## apollo_top
module apollo_top(
	input clk,
   input rst_n,
	input rs232_rx,	 
	output rs232_tx,	 
	input[7:0] in_ad_data,
	output out_ad_clk,
	output Sftclk,
	output Lchclk,
	output SDout,
	output test1,
	output test2
    );
clock: 4.38 ns
lec_check: 0
cap_margin: 20
core_margin: 2
core_utilization: 72
cts_cluster_size: 47
place_density_lb_addon: 0.0
setup_slack_margin: 1.29
slew_margin: 20
run.sh (not shown) runs the stock make flow with config.mk's settings and CLKGATE_MAP_FILE=.
Next try:
--- a/flow/config.mk
+++ b/flow/config.mk
@@ -8,7 +8,10 @@
 export CAP_MARGIN = 20
+export CELL_PAD_IN_SITES_DETAIL_PLACEMENT = 0
+export CORE_ASPECT_RATIO = 1.55
 export CORE_MARGIN = 2
-export CORE_UTILIZATION = 72
-export CTS_CLUSTER_SIZE = 47
-export PLACE_DENSITY_LB_ADDON = 0.0
-export SETUP_SLACK_MARGIN = 1.29
-export SLEW_MARGIN = 20
+export CORE_UTILIZATION = 71
+export CTS_CLUSTER_DIAMETER = 121
+export GPL_ROUTABILITY_DRIVEN = 0
+export PLACE_DENSITY_LB_ADDON = 0.18
+export SETUP_SLACK_MARGIN = 1.03
+export SLEW_MARGIN = 40
Wire length rose by 1.2%.
Power fell by 7.2%.
Sequential cell count is unchanged.
Synthesized area is unchanged.
Final cell count fell by 0.36%.
First-iteration DRC count fell by 20%.
Synthesized cell count does not change.
Sequential power barely changes.
Count of clock-buffer cells in the layout fell by 32.
Final area fell by 1.2%.
Next try:
--- a/flow/config.mk
+++ b/flow/config.mk
@@ -9,9 +9,10 @@
 export CELL_PAD_IN_SITES_DETAIL_PLACEMENT = 0
-export CORE_ASPECT_RATIO = 1.55
+export CORE_ASPECT_RATIO = 1.09
 export CORE_MARGIN = 2
-export CORE_UTILIZATION = 71
-export CTS_CLUSTER_DIAMETER = 121
+export CORE_UTILIZATION = 72
+export CTS_CLUSTER_DIAMETER = 28
+export CTS_CLUSTER_SIZE = 39
 export GPL_ROUTABILITY_DRIVEN = 0
 export PLACE_DENSITY_LB_ADDON = 0.18
-export SETUP_SLACK_MARGIN = 1.03
-export SLEW_MARGIN = 40
+export SETUP_SLACK_MARGIN = 1.29
+export SLEW_MARGIN = 15
What happened: Clock power rises by 67%; via count rises by 6.8%; routed wire length rises by 20%; power rises by 30%.
Next try:
--- a/flow/config.mk
+++ b/flow/config.mk
@@ -9,10 +9,9 @@
 export CELL_PAD_IN_SITES_DETAIL_PLACEMENT = 0
-export CORE_ASPECT_RATIO = 1.09
+export CORE_ASPECT_RATIO = 1.55
 export CORE_MARGIN = 2
 export CORE_UTILIZATION = 72
-export CTS_CLUSTER_DIAMETER = 28
-export CTS_CLUSTER_SIZE = 39
+export CTS_CLUSTER_DIAMETER = 121
 export GPL_ROUTABILITY_DRIVEN = 0
 export PLACE_DENSITY_LB_ADDON = 0.18
-export SETUP_SLACK_MARGIN = 1.29
+export SETUP_SLACK_MARGIN = 1.27
 export SLEW_MARGIN = 15
Result: Via count shrinks by 6.1%; global-route usage shrinks by 4.0 points; total power shrinks by 21%; die size hardly moves; sequential power hardly moves; wire length shrinks by 14%.

* * *

Starting RTL as in the previous note.
Settings: LEC_CHECK=0, ABC_AREA=1, CAP_MARGIN=20, CELL_PAD_IN_SITES_DETAIL_PLACEMENT=2, CORE_MARGIN=5, CORE_UTILIZATION=52, CTS_CLUSTER_SIZE=50, GPL_TIMING_DRIVEN=0, HOLD_SLACK_MARGIN=0.27, MIN_ROUTING_LAYER=met2, PLACE_DENSITY_LB_ADDON=0.25, SETUP_SLACK_MARGIN=2.37, SLEW_MARGIN=20; clock period 20.0 ns.
The starting point died in 3_5_place_dp (DPL-0033).
Next try:
Settings changed: ABC_AREA 1 to default, CELL_PAD_IN_SITES_DETAIL_PLACEMENT 2 to default, CORE_MARGIN 5 to 2, CORE_UTILIZATION 52 to 40, CTS_CLUSTER_SIZE 50 to default, GPL_TIMING_DRIVEN 0 to default, HOLD_SLACK_MARGIN 0.27 to default, MIN_ROUTING_LAYER met2 to default, PLACE_DENSITY from default to 0.6, PLACE_DENSITY_LB_ADDON 0.25 to default, SETUP_SLACK_MARGIN 2.37 to default.
Clock period 20.0 ns to 4.95 ns, I/O delays scaled along.
=> Now the flow finished with timing, DRC and antenna clean. Die size rises by 23%. Synthesized cell count falls by 35%. Area after synthesis falls by 2.0%.
Next try:
Settings changed: CORE_UTILIZATION 40 to 72, CTS_CLUSTER_SIZE from default to 32, HOLD_SLACK_MARGIN from default to -0.09, PLACE_DENSITY 0.6 to default.
Clock period 4.95 ns to 17.0 ns, I/O delays scaled along.
=>
- flip-flop count stays the same
- routed wire length barely changes
- total power drops by about 70%
- register-to-register slack gains 12 ns
- setup slack gains 9.5 ns
- non-clock buffer count fell by 24
- global-route usage climbs by 11 points
- sequential power fell by about 70%
- final area is lower by about 2.5%
- final cell count falls by 14%
- synthesized area does not change
Next try:
Settings changed: CORE_UTILIZATION 72 to 67, CTS_CLUSTER_SIZE 32 to default, HOLD_SLACK_MARGIN -0.09 to default, PLACE_DENSITY from default to 0.6.
Clock period 17.0 ns to 7.88 ns, I/O delays scaled along.
Effect:
- routed wire length came out lower slightly
- area after synthesis stays the same
- sequential power came out higher by well over a third
- register-to-register slack loses 9.1 ns
- final area goes up slightly
- total power climbs by well over a third
- via count shrinks slightly
- die size climbs by a little under a tenth

* * *

Setup of run 1:
Starting RTL as in the previous note.
make LEC_CHECK=0 ABC_AREA=1 CAP_MARGIN=20 CELL_PAD_IN_SITES_DETAIL_PLACEMENT=0 CELL_PAD_IN_SITES_GLOBAL_PLACEMENT=1 CORE_ASPECT_RATIO=1.55 CORE_MARGIN=2 CORE_UTILIZATION=57 CTS_CLUSTER_DIAMETER=360 CTS_CLUSTER_SIZE=15 GPL_ROUTABILITY_DRIVEN=1 PLACE_DENSITY_LB_ADDON=0.18 SLEW_MARGIN=40 finish   # period 2.81 ns
For run 2, these inputs were changed with respect to run 1:
Settings: changing SLEW_MARGIN from 40 to 20; changing CORE_UTILIZATION from 57 to 68; removing CTS_CLUSTER_SIZE (formerly 15); removing CELL_PAD_IN_SITES_GLOBAL_PLACEMENT (formerly 1); removing PLACE_DENSITY_LB_ADDON (formerly 0.18); removing GPL_ROUTABILITY_DRIVEN (formerly 1); removing ABC_AREA (formerly 1); removing CELL_PAD_IN_SITES_DETAIL_PLACEMENT (formerly 0); removing CORE_ASPECT_RATIO (formerly 1.55); removing CTS_CLUSTER_DIAMETER (formerly 360); changing the clock period (ns, I/O delays scaled along) from 2.81 to 7.86.
Relative to run 1, run 2 improves wire length of the first global-routing pass.
Run 2 and run 1 ended up with roughly the same finished layout cell area.
All of run 1 and run 2 finish clean.
The transition time at the pin with the least slew margin of run 2 is higher than that of run 1.
Compare run 1 and run 2 | yosys-reported design area after synthesis lower: run 2
Per the comparison of run 2 with run 1, post-detailed-route DRC marker count comparable, worst setup slack after layout now larger, sequential share of power now smaller, met1 routed wirelength after detailed routing now smaller.
Source-to-sink clock delay at the later pin of the worst-skew pair delta for run 2 relative to run 1: 0.02 ns higher
--- input diff run 2..run 3 ---
Settings: SETUP_SLACK_MARGIN: unset -> 1.15; CORE_UTILIZATION: 68 -> 72; PLACE_DENSITY_LB_ADDON: unset -> 0.0; the clock period (ns, I/O delays scaled along): 7.86 -> 4.45.
--- outcome ---
Looking at count of clock-net buffers in the final layout across run 3 and run 2, the one that comes out lower is run 3.
Re met2 demand-to-capacity share in global routing: run 2 was lower than run 3.
No run among run 3 and run 2 stopped early or left any final violation; all are clean.
Of run 3 and run 2, the lower data arrival time of the worst path belongs to run 3.
Against run 2, the final cell area of run 3 is higher.
On first-pass detailed-route iteration total: between run 3 and run 2, it ends up lower for run 2.
In run 3 the setup fix buffers added after clock tree synthesis turned out 2 higher than in run 2.
Relative to run 2, sequential portion of the cell area has decreased by 0.39 points in run 3.
The following lists how run 4 was set up differently from run 3:
Settings: CORE_UTILIZATION now 40, was 72; PLACE_DENSITY now 0.6, previously not set; PLACE_DENSITY_LB_ADDON no longer set, was 0.0; SETUP_SLACK_MARGIN no longer set, was 1.15; the clock period (ns, I/O delays scaled along) now 7.88, was 4.45.
### Flow results
Run 4 vs. run 3: clock latency on the worst-skew pair went up by 0.04 ns.
Run 3 ended up with ad_driver.dout[1]$_DFFE_PN0P_ as its startpoint of the most critical setup path; run 4 ended up with controller.level_r[5]$_DFFE_PN1P_.
Against run 3 as the reference, run 4 delivers a lower routed wire length on met2.
Non-clock buffer share of cell area sits lower in run 4 than in run 3.
Comparing run 3 and run 4, worst slack after detailed placement is higher on run 4.

* * *

Starting RTL as in the previous note.
Settings: LEC_CHECK=0, ABC_AREA=1, CAP_MARGIN=5, CELL_PAD_IN_SITES_DETAIL_PLACEMENT=0, CELL_PAD_IN_SITES_GLOBAL_PLACEMENT=0, CORE_ASPECT_RATIO=1.55, CORE_MARGIN=2, CORE_UTILIZATION=71, CTS_CLUSTER_DIAMETER=360, CTS_CLUSTER_SIZE=15, GPL_ROUTABILITY_DRIVEN=1, MAX_ROUTING_LAYER=met4, PLACE_DENSITY_LB_ADDON=0.18, SETUP_SLACK_MARGIN=-0.11, SLEW_MARGIN=30; clock period 2.45 ns.
The first run reached the layout checks and failed them: setup timing.
Then changed:
- ABC_AREA: 1 -> not set
- CAP_MARGIN: 5 -> 20
- CELL_PAD_IN_SITES_DETAIL_PLACEMENT: 0 -> not set
- CELL_PAD_IN_SITES_GLOBAL_PLACEMENT: 0 -> not set
- CORE_ASPECT_RATIO: 1.55 -> not set
- CORE_UTILIZATION: 71 -> 40
- CTS_CLUSTER_DIAMETER: 360 -> not set
- CTS_CLUSTER_SIZE: 15 -> not set
- GPL_ROUTABILITY_DRIVEN: 1 -> not set
- MAX_ROUTING_LAYER: met4 -> not set
- PLACE_DENSITY: not set -> 0.6
- PLACE_DENSITY_LB_ADDON: 0.18 -> not set
- SETUP_SLACK_MARGIN: -0.11 -> not set
- SLEW_MARGIN: 30 -> 20
- clock period: 2.45 -> 20.0 ns (I/O delays scaled with it)
After rerunning:
- This time the run finished with timing, DRC and antenna clean
- first-iteration DRC count is lower by about 50%
- routed wire length is lower by about 20%
- worst hold slack is better by 180 ps
- critical path depth is lower by 2
- sequential share of layout area is lower by 0.56 points
- non-clock buffer count is lower by 103
- global-route usage is lower by 17 points
- area after synthesis is lower by 2.0%
- final cell count is lower by about 20%
- setup slack is better by 12000 ps
Then changed:
- CAP_MARGIN: 20 -> 10
- CELL_PAD_IN_SITES_GLOBAL_PLACEMENT: not set -> 3
- CORE_ASPECT_RATIO: not set -> 0.78
- CORE_UTILIZATION: 40 -> 57
- GPL_TIMING_DRIVEN: not set -> 1
- MAX_ROUTING_LAYER: not set -> met4
- MIN_ROUTING_LAYER: not set -> met2
- PLACE_DENSITY: 0.6 -> not set
- PLACE_DENSITY_LB_ADDON: not set -> 0.12
- SETUP_SLACK_MARGIN: not set -> -0.13
- SLEW_MARGIN: 20 -> 40
After rerunning: The changed run did not get past global placement without I/O. Area after synthesis stays the same. Die area goes down by a quarter to a third. Synthesized cell count does not change.
Then changed:
- ABC_AREA: not set -> 1
- CAP_MARGIN: 10 -> 20
- CELL_PAD_IN_SITES_DETAIL_PLACEMENT: not set -> 2
- CELL_PAD_IN_SITES_GLOBAL_PLACEMENT: 3 -> not set
- CORE_ASPECT_RATIO: 0.78 -> not set
- CORE_UTILIZATION: 57 -> 52
- CTS_CLUSTER_SIZE: not set -> 72
- GPL_TIMING_DRIVEN: 1 -> 0
- HOLD_SLACK_MARGIN: not set -> 0.27
- MAX_ROUTING_LAYER: met4 -> not set
- MIN_ROUTING_LAYER: met2 -> not set
- PLACE_DENSITY: not set -> 0.6
- PLACE_DENSITY_LB_ADDON: 0.12 -> not set
- SETUP_SLACK_MARGIN: -0.13 -> not set
- SLEW_MARGIN: 40 -> 20
Effect: Now the flow stopped in detailed placement; die size came out higher by 12%; synthesized cell count is higher by 54%; area after synthesis climbs by 2.0%.
No activity file was given, so power comes from the tool's default toggle rates.
